==> 08-20: inputs <==
==> flow/design.v <==
module mult32x32_fsm (
    input logic clk,               
    input logic reset,             
    input logic start,             
    output logic busy,             
    output logic [1:0] a_sel,      
    output logic b_sel,            
    output logic [2:0] shift_sel,  
    output logic upd_prod,         
    output logic clr_prod          
);
	typedef enum { idle, handle1, handle2, handle3, handle4, handle5, handle6, handle7, handle8} sm_type;
	sm_type current_state;
	sm_type next_state;
	always_ff @(posedge clk, posedge reset) begin
		if (reset== 1'b1) begin
			current_state <=idle;
		end
		else begin
			current_state <= next_state;
		end
	end
	always_comb begin
		next_state= current_state;
		busy=1'b1;
		upd_prod= 1'b1;
		clr_prod= 1'b0;
		a_sel= 2'b0;
		b_sel= 1'b0;
		shift_sel= 3'b0;
		case(current_state)
			idle: begin
				if(start== 1'b0) begin
					next_state=idle;
					busy=1'b0;
					upd_prod=1'b0;
				end
				else begin
					next_state=handle1;
					busy=1'b0;
					upd_prod=1'b0;
					clr_prod=1'b1;
				end
			end
			handle1: begin
				next_state= handle2;
				a_sel=2'b0;
				b_sel=1'b0;
				shift_sel=3'b0;
			end
			handle2: begin
				next_state= handle3;
				a_sel=2'b01;
				b_sel=1'b0;
				shift_sel=3'b001;
			end
			handle3: begin
				next_state= handle4;
				a_sel=2'b10;
				b_sel=1'b0;
				shift_sel=3'b010;
			end
			handle4: begin
				next_state= handle5;
				a_sel=2'b11;
				b_sel=1'b0;
				shift_sel=3'b011;
			end
			handle5: begin
				next_state= handle6;
				a_sel=2'b0;
				b_sel=1'b1;
				shift_sel=3'b010;
			end
			handle6: begin
				next_state= handle7;
				a_sel=2'b01;
				b_sel=1'b1;
				shift_sel=3'b011;
			end
			handle7: begin
				next_state= handle8;
				a_sel=2'b10;
				b_sel=1'b1;
				shift_sel=3'b100;
			end
			handle8: begin
				next_state= idle;
				a_sel=2'b11;
				b_sel=1'b1;
				shift_sel=3'b101;
			end
		endcase
	end
endmodule
module mult32x32_arith (
    input logic clk,              
    input logic reset,            
    input logic [31:0] a,         
    input logic [31:0] b,         
    input logic [1:0] a_sel,      
    input logic b_sel,            
    input logic [2:0] shift_sel,  
    input logic upd_prod,         
    input logic clr_prod,         
    output logic [63:0] product   
);
logic [15:0] out16;
logic [7:0] out8;
always_comb begin
	case(a_sel)
		2'b00: out8 = a[7:0];
		2'b01: out8 = a[15:8];
		2'b10: out8 = a[23:16];
		2'b11: out8 = a[31:24];
	endcase
end
always_comb begin
	case(b_sel)
		1'b0: out16 = b[15:0];
		1'b1: out16 = b[31:16];
	endcase
end
logic [23:0] mult;
always_comb begin
	mult = out16 * out8;
end
logic [63:0] shifted;
always_comb begin
	shifted = 64'b0;
	case(shift_sel)
		3'b000: shifted = mult;
		3'b001: shifted = mult << 8; 
		3'b010: shifted = mult << 16;
		3'b011: shifted = mult << 24;
		3'b100: shifted = mult << 32;
		3'b101: shifted = mult << 40;
	endcase
end
always_ff @(posedge clk, posedge reset) begin
	if(reset == 1'b1) begin 
		product <= 64'b0;
	end
	else begin
		if(clr_prod == 1'b1) begin
			product <= 64'b0;
		end
		else if (upd_prod == 1'b1) begin
			product <= product + shifted;
		end
	end
end
endmodule
module mult32x32 (
    input logic clk,             
    input logic reset,           
    input logic start,           
    input logic [31:0] a,        
    input logic [31:0] b,        
    output logic busy,           
    output logic [63:0] product  
);
logic [1:0] a_sel;
logic b_sel;
logic [2:0] shift_sel;
logic upd_prod;
logic clr_prod;
mult32x32_fsm fsm(
	.clk(clk),
	.reset(reset),
	.start(start),
	.busy(busy),
	.a_sel(a_sel),
	.b_sel(b_sel),
	.shift_sel(shift_sel),
	.upd_prod(upd_prod),
	.clr_prod(clr_prod)
);
mult32x32_arith arith(
	.clk(clk),
	.reset(reset),
	.a(a),
	.b(b),
	.a_sel(a_sel),
	.b_sel(b_sel),
	.shift_sel(shift_sel),
	.upd_prod(upd_prod),
	.clr_prod(clr_prod),
	.product(product)
);
endmodule
==> flow/run.sh <==
#!/bin/bash
# the make line also repeats each setting of config.mk as NAME=value (left out here)
make -C /OpenROAD-flow-scripts/flow DESIGN_CONFIG=/design/flow/config.mk WORK_HOME=/design/flow/orfs CLKGATE_MAP_FILE= finish
==> flow/config.mk <==
export PLATFORM = sky130hd
export DESIGN_NAME = mult32x32
export DESIGN_NICKNAME = mult32x32
export VERILOG_FILES = /design/flow/design.v
export SDC_FILE = /design/flow/constraint.sdc
export NUM_CORES = 4
export LEC_CHECK = 0
export ABC_AREA = 0
export CAP_MARGIN = 40
export CELL_PAD_IN_SITES_GLOBAL_PLACEMENT = 1
export CORE_ASPECT_RATIO = 1.13
export CORE_MARGIN = 9
export CORE_UTILIZATION = 48
export CTS_CLUSTER_DIAMETER = 280
export CTS_CLUSTER_SIZE = 15
export GPL_TIMING_DRIVEN = 1
export MAX_ROUTING_LAYER = met4
export PLACE_DENSITY = 0.74
export SLEW_MARGIN = 30
export TNS_END_PERCENT = 15
==> flow/constraint.sdc <==
create_clock -name core_clock -period 8.29 [get_ports {clk}]
set_input_delay 1.6580 -clock core_clock [delete_from_list [all_inputs] [get_ports {clk}]]
set_output_delay 1.6580 -clock core_clock [all_outputs]
set_load 0.01 [all_outputs]
==> 02-24: changes against 08-20 <==
==> flow/config.mk (replaced) <==
export PLATFORM = sky130hd
export DESIGN_NAME = mult32x32
export DESIGN_NICKNAME = mult32x32
export VERILOG_FILES = /design/flow/design.v
export SDC_FILE = /design/flow/constraint.sdc
export NUM_CORES = 4
export LEC_CHECK = 0
export CAP_MARGIN = 20
export CORE_MARGIN = 2
export CORE_UTILIZATION = 15
export SLEW_MARGIN = 20
==> flow/constraint.sdc (replaced) <==
create_clock -name core_clock -period 14.9 [get_ports {clk}]
set_input_delay 2.9800 -clock core_clock [delete_from_list [all_inputs] [get_ports {clk}]]
set_output_delay 2.9800 -clock core_clock [all_outputs]
set_load 0.01 [all_outputs]
==> 07-04: changes against 08-20 <==
==> flow/config.mk (replaced) <==
export PLATFORM = sky130hd
export DESIGN_NAME = mult32x32
export DESIGN_NICKNAME = mult32x32
export VERILOG_FILES = /design/flow/design.v
export SDC_FILE = /design/flow/constraint.sdc
export NUM_CORES = 4
export LEC_CHECK = 0
export CAP_MARGIN = 40
export CORE_ASPECT_RATIO = 1.38
export CORE_MARGIN = 2
export CORE_UTILIZATION = 40
export CTS_CLUSTER_DIAMETER = 307
export CTS_CLUSTER_SIZE = 27
export MAX_ROUTING_LAYER = met4
export MIN_ROUTING_LAYER = met2
export SLEW_MARGIN = 20
==> flow/constraint.sdc (replaced) <==
create_clock -name core_clock -period 8.23 [get_ports {clk}]
set_input_delay 1.6460 -clock core_clock [delete_from_list [all_inputs] [get_ports {clk}]]
set_output_delay 1.6460 -clock core_clock [all_outputs]
set_load 0.01 [all_outputs]
==> flow_metrics.tcl <==
# implementation run metrics
set metrics [dict create \
    status "complete, no violations" \
    cp_data_arrival_time_ps 11690 \
    routedLengthMet1_um 18300 \
    crit_end "arith.product[43]$_DFFE_PP0P_" \
    die_h_um 282 \
]
[end of results for 02-24]
==> flow_metrics.tcl <==
# implementation run metrics
set metrics [dict create \
    status "failed layout checks" \
    cts_buffers 9 \
    violations "DRC, setup timing" \
    route.detailed.drc 1 \
    setup_viol 38 \
    post-route-worst-setup-slack_ps -453 \
    crit_end "arith.product[50]$_DFFE_PP0P_" \
    die_h_um 204 \
    routedLengthMet1_um 0 \
]
[end of results for 07-04]
==> flow_metrics.tcl <==
# implementation run metrics
set metrics [dict create \
    status "failed layout checks" \
    violations "setup timing" \
    post-route-worst-setup-slack_ps -411 \
    setup_viol 28 \
    die_h_um 183 \
]
[end of results for 08-20]


==> inputs of run a <==
Starts from the design.v that is shown in full above.
export LEC_CHECK = 0
export CAP_MARGIN = 20
export CORE_MARGIN = 2
export CORE_UTILIZATION = 62
export SLEW_MARGIN = 20
create_clock -name core_clock -period 5.3 [get_ports {clk}]
run.sh (not shown) runs the stock make flow with config.mk's settings and CLKGATE_MAP_FILE=.
==> run b (differences from run a) <==
--- a/flow/config.mk
+++ b/flow/config.mk
@@ -8,4 +8,5 @@
 export CAP_MARGIN = 20
 export CORE_MARGIN = 2
-export CORE_UTILIZATION = 62
+export CORE_UTILIZATION = 50
 export SLEW_MARGIN = 20
+export TNS_END_PERCENT = 15
==> flow/constraint.sdc (replaced) <==
create_clock -name core_clock -period 8.16 [get_ports {clk}]
set_input_delay 1.6320 -clock core_clock [delete_from_list [all_inputs] [get_ports {clk}]]
set_output_delay 1.6320 -clock core_clock [all_outputs]
set_load 0.01 [all_outputs]
==> run c (differences from run a) <==
--- a/flow/config.mk
+++ b/flow/config.mk
@@ -8,4 +8,5 @@
 export CAP_MARGIN = 20
 export CORE_MARGIN = 2
-export CORE_UTILIZATION = 62
+export CORE_UTILIZATION = 58
 export SLEW_MARGIN = 20
+export TNS_END_PERCENT = 5
==> flow/constraint.sdc (replaced) <==
create_clock -name core_clock -period 8.7 [get_ports {clk}]
set_input_delay 1.7400 -clock core_clock [delete_from_list [all_inputs] [get_ports {clk}]]
set_output_delay 1.7400 -clock core_clock [all_outputs]
set_load 0.01 [all_outputs]
==> notes <==
Synthesized cell count is the same in run b and run a.
In run a the die size is smaller than in run c, by about 6%.
Run c aborted during global routing (5_1_grt), error ODB-0269. Run a died in clock tree synthesis (4_1_cts) on DPL-0038. Run b ran to the end with violations: negative setup slack.
In synthesized area, run c and run b do not differ.


==> 06-07 <==
// mult32x32: RTL as listed in full above, without the edits since
make LEC_CHECK=0 ABC_AREA=1 CAP_MARGIN=20 CORE_MARGIN=2 CORE_UTILIZATION=72 CTS_CLUSTER_DIAMETER=370 SETUP_SLACK_MARGIN=1.3 SLEW_MARGIN=20 finish   # period 7.32 ns
==> 04-18 (differences from 06-07) <==
--- a/flow/config.mk
+++ b/flow/config.mk
@@ -7,8 +7,8 @@
 export LEC_CHECK = 0
-export ABC_AREA = 1
 export CAP_MARGIN = 20
 export CORE_MARGIN = 2
-export CORE_UTILIZATION = 72
-export CTS_CLUSTER_DIAMETER = 370
-export SETUP_SLACK_MARGIN = 1.3
+export CORE_UTILIZATION = 54
+export CTS_CLUSTER_DIAMETER = 43
+export CTS_CLUSTER_SIZE = 52
 export SLEW_MARGIN = 20
+export TNS_END_PERCENT = 15
==> flow/constraint.sdc (replaced) <==
create_clock -name core_clock -period 8.16 [get_ports {clk}]
set_input_delay 1.6320 -clock core_clock [delete_from_list [all_inputs] [get_ports {clk}]]
set_output_delay 1.6320 -clock core_clock [all_outputs]
set_load 0.01 [all_outputs]
==> 09-06 (differences from 06-07) <==
--- a/flow/config.mk
+++ b/flow/config.mk
@@ -7,8 +7,7 @@
 export LEC_CHECK = 0
-export ABC_AREA = 1
 export CAP_MARGIN = 20
+export CORE_ASPECT_RATIO = 1.41
 export CORE_MARGIN = 2
-export CORE_UTILIZATION = 72
-export CTS_CLUSTER_DIAMETER = 370
-export SETUP_SLACK_MARGIN = 1.3
+export CORE_UTILIZATION = 60
+export SETUP_SLACK_MARGIN = -1.2
 export SLEW_MARGIN = 20
==> flow/constraint.sdc (replaced) <==
create_clock -name core_clock -period 12.0 [get_ports {clk}]
set_input_delay 2.4000 -clock core_clock [delete_from_list [all_inputs] [get_ports {clk}]]
set_output_delay 2.4000 -clock core_clock [all_outputs]
set_load 0.01 [all_outputs]
==> 12-03 (differences from 06-07) <==
--- a/flow/config.mk
+++ b/flow/config.mk
@@ -7,8 +7,5 @@
 export LEC_CHECK = 0
-export ABC_AREA = 1
 export CAP_MARGIN = 20
 export CORE_MARGIN = 2
-export CORE_UTILIZATION = 72
-export CTS_CLUSTER_DIAMETER = 370
-export SETUP_SLACK_MARGIN = 1.3
+export CORE_UTILIZATION = 54
 export SLEW_MARGIN = 20
==> flow/constraint.sdc (replaced) <==
create_clock -name core_clock -period 6.16 [get_ports {clk}]
set_input_delay 1.2320 -clock core_clock [delete_from_list [all_inputs] [get_ports {clk}]]
set_output_delay 1.2320 -clock core_clock [all_outputs]
set_load 0.01 [all_outputs]
==> results.txt <==
Notes on the flow outputs.

- The compound-cell area share of the yosys netlist reads between 20% and 30%.
- The global placer's final weighted congestion is 0.989.
- The run did not pass the layout checks because of setup timing.
- The report lists the number of standard-cell rows as 53.
- The number of failing setup endpoints in the final timing report is 56.
- By area, the combinational part of the netlist is dominated by adder cells.
- The run finished, with violations left.
- The most frequent cell after synthesis reads sky130_fd_sc_hd__nor2_1.
- In this run the cell area of the synthesized design comes to 11600 sq um.
- Per the post-synthesis report, the number of cells in the design is 1490.
- The smallest setup slack after layout reads -2.15 ns.
- The fraction of post-synthesis cell area in the top cell type by area is 15.6%.
- The post-synthesis net count is 1749.
the above is filed under 04-18

==> results.txt <==
Notes on the flow outputs.

- In this run the cell area of the synthesized design comes to around 13000 sq um.
- The post-synthesis net count reads 2278.
- It got as far as detailed placement (3_5_place_dp) and failed there.
- After technology mapping, the gate count stands at 2019.
- The initialized floorplan defines roughly 48 standard-cell rows.
- The dominant kind of combinational cell is simple AND/OR/NAND/NOR gates.
- The most frequent cell after synthesis is sky130_fd_sc_hd__nand2_1.
- The count of port buffers added during placement reads between 100 and 150.
- Pin placement for this block handled 132 I/O pins.
- The flow did not finish.
- The first error in the log reads "Error: detail_place.tcl, 38 bad optional access".
- The yosys cell count is 2019.
- After its last routability iteration, the placer logged a weighted congestion of 1.20.
- The compound-cell area share of the yosys netlist reads 14.5%.
- In this run the biggest area consumer among cell types represents approximately 17% of the synthesized area.
the above is filed under 06-07

==> results.txt <==
Notes on the flow outputs.

- The run finished, with violations left.
- A clean result was blocked by setup timing.
- The floorplan has about 53 rows.
- The mapped netlist covers 11600 sq um.
- Summing the sequential cell areas from Yosys gives 15.8% of the chip area.
- After layout, the worst setup slack is -2.50 ns.
- Summed over its instances, the top area cell type makes up 15.6% of the synthesized netlist area.
- The number of fill cells is approximately 1100.
- Synthesis handed over a netlist of roughly 1500 instances.
- The launch point of the worst hold path reads fsm.current_state[5].
- The max capacitance violation total reads 0.
- The post-synthesis net count reads 1749.
- The dominant kind of combinational cell is adder cells.
- In the final report, the number of endpoints failing setup comes to 56.
- The worst hold margin is 0.359 ns.
- The summed area of non-filler cells in the final layout reads 18500 sq um.
- The compound-cell area share of the yosys netlist is 23.0%.
the above is filed under 12-03

==> results.txt <==
Notes on the flow outputs.

- The run finished with no timing, DRC or antenna violations.
- The post-synth design cell area reads around 12000 sq um.
- The most frequent cell after synthesis reads sky130_fd_sc_hd__nor2_1.
- The dominant kind of combinational cell is adder cells.
- Synthesis produced roughly 1500 cells.
- Along the critical path, the tally of buffer and inverter instances is 3.
- The post-synthesis net count reads 1749.
- The placement row count reads 60.
- The global placer's final weighted congestion reads 1.01.
- The compound-cell area share of the yosys netlist reads 23.0%.
- The number of failing setup endpoints in the final timing report is 0.
the above is filed under 09-06



==> run D <==
RTL: the design.v shown in full above, as it stands there.
make LEC_CHECK=0 CAP_MARGIN=20 CORE_ASPECT_RATIO=1.41 CORE_MARGIN=2 CORE_UTILIZATION=66 CTS_CLUSTER_DIAMETER=208 CTS_CLUSTER_SIZE=100 SETUP_SLACK_MARGIN=-1.2 SLEW_MARGIN=20 TNS_END_PERCENT=25 finish   # period 12.0 ns
==> run M (differences from run D) <==
- CORE_ASPECT_RATIO: 1.41 -> default
- CORE_UTILIZATION: 66 -> 58
- CTS_CLUSTER_DIAMETER: 208 -> default
- CTS_CLUSTER_SIZE: 100 -> default
- SETUP_SLACK_MARGIN: -1.2 -> default
- TNS_END_PERCENT: 25 -> 5
==> flow/constraint.sdc (replaced) <==
create_clock -name core_clock -period 8.01 [get_ports {clk}]
set_input_delay 1.6020 -clock core_clock [delete_from_list [all_inputs] [get_ports {clk}]]
set_output_delay 1.6020 -clock core_clock [all_outputs]
set_load 0.01 [all_outputs]
==> results <==
Area growth from synthesis to layout: run M 51.61%; run D 16.15%
Overall fraction of global-route tracks in use: run M 43.70%; run D 37.94%
Period utilization: run M 117.0%; run D 91.02%
Status: run M failed layout checks; run D timing/DRC/antenna clean
Violated checks: run M negative setup slack; run D -
Depth of the critical timing path with buffers and inverters included: run M 37; run D 31
Final setup slack of the worst path: run M -1362 ps; run D 1078 ps
Hpwl dp: run M 33500 microns; run D 27670 microns
Cell Count, Final, Fillers Out: run M 2269; run D 1830
Final setup vio count: run M 51; run D 0
Logic cell area: run M 9922 sq um; run D 9025 sq um
Met2 wirelength from detailed routing: run M 23120 microns; run D 17430 microns
Initial core utilization: run M 59.21%; run D 67.26%
Die Span X: run M 145.2 microns; run D 115.5 microns
